==> 05-28 <==
==> flow/design.v <==
`timescale 1ns / 1ps
module DilatedCausal1DConv #(
    parameter integer DILATION_FACTOR = 2,
    parameter integer KERNEL_SIZE = 3,
    parameter integer INPUT_CHANNELS = 16,
    parameter integer OUTPUT_CHANNELS = 16
)(
    input clk,
    input reset,
    input wire [INPUT_CHANNELS*8-1:0] x,  
    output reg [OUTPUT_CHANNELS*8-1:0] y,  
    input h_write,
    input [7:0] h_index_channel,
    input [7:0] h_index_filter,
    input [7:0] h_value    
    );
    localparam integer TAPS = DILATION_FACTOR*(KERNEL_SIZE-1) + 1;
    reg signed [7:0] h [0:INPUT_CHANNELS*KERNEL_SIZE-1];        
    reg signed [7:0] x_delay [0:INPUT_CHANNELS*TAPS-1];          
    reg signed [15:0] mul [0:INPUT_CHANNELS*KERNEL_SIZE-1];
    reg signed [15:0] sum [0:OUTPUT_CHANNELS-1];
    integer i,j;
    always @(posedge clk or posedge reset) begin
        if(reset) begin
        for(i = 0; i <= INPUT_CHANNELS-1; i= i+1) begin
            for (j = 0; j <= (DILATION_FACTOR*(KERNEL_SIZE-1)); j = j + 1) begin
                x_delay[i*TAPS+j] <= 8'sh0;
            end           
        end
    end
        else begin
        for(i = 0; i <= INPUT_CHANNELS-1; i= i+1) begin
            for(j=(DILATION_FACTOR*(KERNEL_SIZE-1)); j>0; j=j-1) begin
                x_delay[i*TAPS+j] <= x_delay[i*TAPS+j-1];
            end
            x_delay[i*TAPS] <= x[i*8 +: 8];
        end
    end
end
    always @ (posedge clk or posedge reset) begin  
        if(reset) begin
            for(i = 0; i <= INPUT_CHANNELS-1; i= i+1) begin
                for(j=0; j<KERNEL_SIZE; j=j+1) begin
                    h[i*KERNEL_SIZE+j] <= 8'd1 + j;
                end
            end
        end
        else begin
            for(i = 0; i <= INPUT_CHANNELS-1; i= i+1) begin
                for(j=0; j<KERNEL_SIZE; j=j+1) begin
                    if(h_write == 1 && h_index_channel == i && h_index_filter == j) begin
                        h[i*KERNEL_SIZE+j] <= h_value;
                    end
                end
            end
        end
    end    
always @(*) begin
    for(i = 0; i <= INPUT_CHANNELS-1; i= i+1) begin
        sum[i] = 0;
        for (j = 0; j < KERNEL_SIZE; j = j + 1) begin
            sum[i] = sum[i] + mul[i*KERNEL_SIZE+j];
        end
     end
end
always @(*) begin
    for(i = 0; i <= INPUT_CHANNELS-1; i= i+1) begin
        for(j=0; j< KERNEL_SIZE; j = j + 1) begin
            mul[i*KERNEL_SIZE+j] = x_delay[i*TAPS+DILATION_FACTOR * j] * h[i*KERNEL_SIZE+j];
        end
    end
end
always @(posedge clk or posedge reset) begin
    if (reset) begin
        for(i = 0; i <= OUTPUT_CHANNELS-1; i= i+1) begin
            y[i*8 +: 8] <= 8'sh0;
        end
    end
    else begin
        for(i = 0; i <= OUTPUT_CHANNELS-1; i= i+1) begin
            if(sum[i] >= 127) begin
                y[i*8 +: 8] <= 8'd127;
            end
            else if(sum[i] <=-128) begin
                y[i*8 +: 8] <= -8'd128;
            end
            else begin
                y[i*8 +: 8] <= sum[i][7:0];
            end
        end    
    end
end
endmodule
==> flow/run.sh <==
#!/bin/bash
# the make line also repeats each setting of config.mk as NAME=value (left out here)
make -C /OpenROAD-flow-scripts/flow DESIGN_CONFIG=/design/flow/config.mk WORK_HOME=/design/flow/orfs CLKGATE_MAP_FILE= finish
==> flow/config.mk <==
export PLATFORM = sky130hd
export DESIGN_NAME = DilatedCausal1DConv
export DESIGN_NICKNAME = DilatedCausal1DConv
export VERILOG_FILES = /design/flow/design.v
export SDC_FILE = /design/flow/constraint.sdc
export NUM_CORES = 4
export LEC_CHECK = 0
export CAP_MARGIN = 20
export CELL_PAD_IN_SITES_DETAIL_PLACEMENT = 1
export CELL_PAD_IN_SITES_GLOBAL_PLACEMENT = 0
export CORE_MARGIN = 2
export CORE_UTILIZATION = 19
export GPL_TIMING_DRIVEN = 0
export HOLD_SLACK_MARGIN = 0.0
export PLACE_DENSITY_LB_ADDON = 0.19
export SETUP_SLACK_MARGIN = 1.52
export SLEW_MARGIN = 15
==> flow/constraint.sdc <==
create_clock -name core_clock -period 5.17 [get_ports {clk}]
set_input_delay 1.0340 -clock core_clock [delete_from_list [all_inputs] [get_ports {clk}]]
set_output_delay 1.0340 -clock core_clock [all_outputs]
set_load 0.01 [all_outputs]
==> 11-02 (differences from 05-28) <==
==> flow/config.mk (replaced) <==
export PLATFORM = sky130hd
export DESIGN_NAME = DilatedCausal1DConv
export DESIGN_NICKNAME = DilatedCausal1DConv
export VERILOG_FILES = /design/flow/design.v
export SDC_FILE = /design/flow/constraint.sdc
export NUM_CORES = 4
export LEC_CHECK = 0
export ABC_AREA = 0
export CAP_MARGIN = 5
export CORE_ASPECT_RATIO = 0.61
export CORE_MARGIN = 4
export CORE_UTILIZATION = 54
export CTS_CLUSTER_DIAMETER = 44
export CTS_CLUSTER_SIZE = 37
export MAX_ROUTING_LAYER = met4
export PLACE_DENSITY_LB_ADDON = 0.06
export SETUP_SLACK_MARGIN = 1.81
export SLEW_MARGIN = 20
==> flow/constraint.sdc (replaced) <==
create_clock -name core_clock -period 10.7 [get_ports {clk}]
set_input_delay 2.1400 -clock core_clock [delete_from_list [all_inputs] [get_ports {clk}]]
set_output_delay 2.1400 -clock core_clock [all_outputs]
set_load 0.01 [all_outputs]
==> 06-19 (differences from 05-28) <==
==> flow/config.mk (replaced) <==
export PLATFORM = sky130hd
export DESIGN_NAME = DilatedCausal1DConv
export DESIGN_NICKNAME = DilatedCausal1DConv
export VERILOG_FILES = /design/flow/design.v
export SDC_FILE = /design/flow/constraint.sdc
export NUM_CORES = 4
export LEC_CHECK = 0
export CAP_MARGIN = 20
export CORE_MARGIN = 2
export CORE_UTILIZATION = 40
export GPL_TIMING_DRIVEN = 0
export SLEW_MARGIN = 20
export TNS_END_PERCENT = 55
==> flow/constraint.sdc (replaced) <==
create_clock -name core_clock -period 5.24 [get_ports {clk}]
set_input_delay 1.0480 -clock core_clock [delete_from_list [all_inputs] [get_ports {clk}]]
set_output_delay 1.0480 -clock core_clock [all_outputs]
set_load 0.01 [all_outputs]
==> impl_metrics.csv <==
group,metric,value,unit
status,status,"complete, but fails checks",
status,so_faults,"setup timing",
min_path,min_from,"x_delay[38][1]",
sta,fin_skew,0.0810,ns
placement,hpwl,423,mm
pwr,comb_cell_power,8.83,mW
sta,layout_setup_ws,-1.82,ns
sta,setup_viol,128,
# the run above: 05-28

==> impl_metrics.csv <==
group,metric,value,unit
sta,layout_setup_ws,-1.76,ns
global_routing,track_usage,20.8,%
cells_and_area,final_cells,21700,
placement,hpwl,326,mm
floorplan,core.rowCount,231,
min_path,min_from,"x_delay[61][2]",
status,status,"complete, but fails checks",
sta,fin_skew,0.0447,ns
status,so_faults,"setup timing",
sta,setup_viol,128,
pwr,comb_cell_power,7.28,mW
# the run above: 06-19

==> impl_metrics.csv <==
group,metric,value,unit
status,status,"timing/DRC/antenna clean",
placement,dp_cells,19200,
pwr,comb_cell_power,2.71,mW
cts,clock_path_buffers,4,
sta,layout_setup_ws,3.21,ns
synthesis,top_cells_by_count,"4130 x inv_1, 3408 x fa_1, 1623 x and2_1",
cts,cts_tree,"yes",
sta,fin_skew,0.0562,ns
min_path,min_from,"x_delay[3][7]",
sta,setup_viol,0,
cells_and_area,clk_share,3.93,%
placement,hpwl,328,mm
# the run above: 11-02

Power and IR drop assume default switching activity.
